==> inputs of raven <==
## mips_pipeline
    module mips_pipeline(clk, rst, imem_addr, imem_rdata, dmem_addr, dmem_wdata, dmem_we, dmem_rdata);
    input clk, rst;
    output [31:0] imem_addr;
    input  [31:0] imem_rdata;
    output [31:0] dmem_addr, dmem_wdata;
    output dmem_we;
    input  [31:0] dmem_rdata;
    wire [31:0] pc, pc_incr, ID_pc_incr, pc_next, dmem_rdata_w, jump_addr, branch_addr, wd;
    wire [31:0] instr, ID_instr, IF_instr;
    wire [31:0] alu_b, b_tgt, EX_b_tgt;
    wire RegWrite, Branch, PCSrc, RegDst, MemtoReg, MemRead, MemWrite, ALUSrc, Zero, Jump, bne, ID_RegWrite;
    wire [1:0] ALUOp;
    wire [2:0] Operation;
    reg32 PC( .clk(clk), .rst(rst), .d_in(pc_next), .d_out(pc) );
    wire stay;
    wire[31:0] pc_add;
    assign imem_addr = pc;
    assign IF_instr = imem_rdata;
    Hazard hazard( .clk(clk), .rst(rst), .stay(stay), .instr(IF_instr), .instr_out(instr) );
    add32 PCADD( .a(pc), .b(32'd4), .result(pc_incr) );  
    mux2 #(32) STMUX( .sel(stay), .a(pc), .b(pc_incr), .out(pc_add) );
    mux2 #(32) PCMUX( .sel(PCSrc), .a(b_tgt), .b(pc_add), .out(branch_addr) );
    mux2 #(32) JMUX( .sel(Jump), .a(jump_addr), .b(branch_addr), .out(pc_next) );
      reg_IF_ID REG_IF_ID( .clk(clk), .rst(rst), .pc_incr(pc_incr), .instr(instr), .pc_incr_out(ID_pc_incr),   .instr_out(ID_instr));
    wire [1:0] EX_ALUOp;
    wire [5:0] opcode;
  ...
==> flow/config.mk <==
export PLATFORM = sky130hd
export DESIGN_NAME = mips_pipeline
export DESIGN_NICKNAME = mips_pipeline
export VERILOG_FILES = /design/flow/design.v
export SDC_FILE = /design/flow/constraint.sdc
export NUM_CORES = 4
export LEC_CHECK = 0
export CAP_MARGIN = 20
export CELL_PAD_IN_SITES_GLOBAL_PLACEMENT = 2
export CORE_MARGIN = 8
export CORE_UTILIZATION = 19
export CTS_CLUSTER_DIAMETER = 263
export GPL_ROUTABILITY_DRIVEN = 1
export GPL_TIMING_DRIVEN = 1
export HOLD_SLACK_MARGIN = 0.21
export MAX_ROUTING_LAYER = met4
export PLACE_DENSITY_LB_ADDON = 0.06
export SETUP_SLACK_MARGIN = 2.88
export SLEW_MARGIN = 20
==> flow/constraint.sdc <==
create_clock -name core_clock -period 23.6 [get_ports {clk}]
set_input_delay 4.7200 -clock core_clock [delete_from_list [all_inputs] [get_ports {clk}]]
set_output_delay 4.7200 -clock core_clock [all_outputs]
set_load 0.01 [all_outputs]
run.sh (not shown) runs the stock make flow with config.mk's settings and CLKGATE_MAP_FILE=.
==> tundra (differences from raven) <==
Settings changed: CELL_PAD_IN_SITES_GLOBAL_PLACEMENT 2 to not set, CORE_MARGIN 8 to 2, CORE_UTILIZATION 19 to 72, CTS_CLUSTER_DIAMETER 263 to not set, CTS_CLUSTER_SIZE set to 25, GPL_ROUTABILITY_DRIVEN 1 to not set, GPL_TIMING_DRIVEN 1 to not set, HOLD_SLACK_MARGIN 0.21 to 0.28, MAX_ROUTING_LAYER met4 to not set, PLACE_DENSITY_LB_ADDON 0.06 to 0.0, SETUP_SLACK_MARGIN 2.88 to -0.4.
==> flow/constraint.sdc (replaced) <==
create_clock -name core_clock -period 8.31 [get_ports {clk}]
set_input_delay 1.6620 -clock core_clock [delete_from_list [all_inputs] [get_ports {clk}]]
set_output_delay 1.6620 -clock core_clock [all_outputs]
set_load 0.01 [all_outputs]
==> delta (differences from raven) <==
Settings changed: CELL_PAD_IN_SITES_GLOBAL_PLACEMENT 2 to 0, CORE_MARGIN 8 to 2, CORE_UTILIZATION 19 to 72, HOLD_SLACK_MARGIN 0.21 to not set, PLACE_DENSITY_LB_ADDON 0.06 to not set, SETUP_SLACK_MARGIN 2.88 to not set.
==> flow/constraint.sdc (replaced) <==
create_clock -name core_clock -period 11.5 [get_ports {clk}]
set_input_delay 2.3000 -clock core_clock [delete_from_list [all_inputs] [get_ports {clk}]]
set_output_delay 2.3000 -clock core_clock [all_outputs]
set_load 0.01 [all_outputs]
==> qor summary <==
Run status: tundra complete, but fails checks; raven timing/DRC/antenna clean; delta complete, but fails checks
Layout check failures: tundra negative setup slack; raven -; delta negative setup slack
Switching part of the total: tundra 33.7%; raven 34.9%; delta 33.5%
Final total power: tundra 0.0245 W; raven 0.00954 W; delta 0.0176 W
Inserted tap cell count: tundra 1287; raven 4994; delta 1287
Worst path slowest cell: tundra fa_2; raven a2111oi_0; delta fa_2
Average wire per standard cell: tundra 33.2 um; raven 30.7 um; delta 33.6 um
Clk. pwr: tundra 0.00693 W; raven 0.00321 W; delta 0.00507 W
Combinational gate area: tundra 28500 sq um; raven 28200 sq um; delta 28400 sq um
Clock tree cell share of total cell area: tundra 6.12%; raven 7.86%; delta 6.25%
Clkbuf count: tundra 205; raven 284; delta 214
Launch point of the critical path: tundra REG_ID_EX.ext_immed_out[4]$_SDFF_PP0_; raven REG_ID_EX.ext_immed_out[0]$_SDFF_PP0_; delta REG_ID_EX.ext_immed_out[4]$_SDFF_PP0_
Combined global-route utilization of all metal layers: tundra 44.7%; raven 16.4%; delta 46.2%
Largest net degree at the start of global routing: tundra 144; raven 143; delta 146
Number of design-rule violations left by the first detailed-router iteration: tundra 7503; raven 2779; delta 7308
First-pass GRT wire length: tundra 330000 um; raven 442000 um; delta 330000 um
Final Hold Slack: tundra 0.369 ns; raven 0.369 ns; delta 0.371 ns
Worst Path Required: tundra 9.02 ns; raven 24.41 ns; delta 12.22 ns
Non-Filler Cell Area, Final: tundra 80300 sq um; raven 86500 sq um; delta 79900 sq um
Buf/Inv on CP: tundra 1; raven 1; delta 0
No activity file was given, so power comes from the tool's default toggle rates.
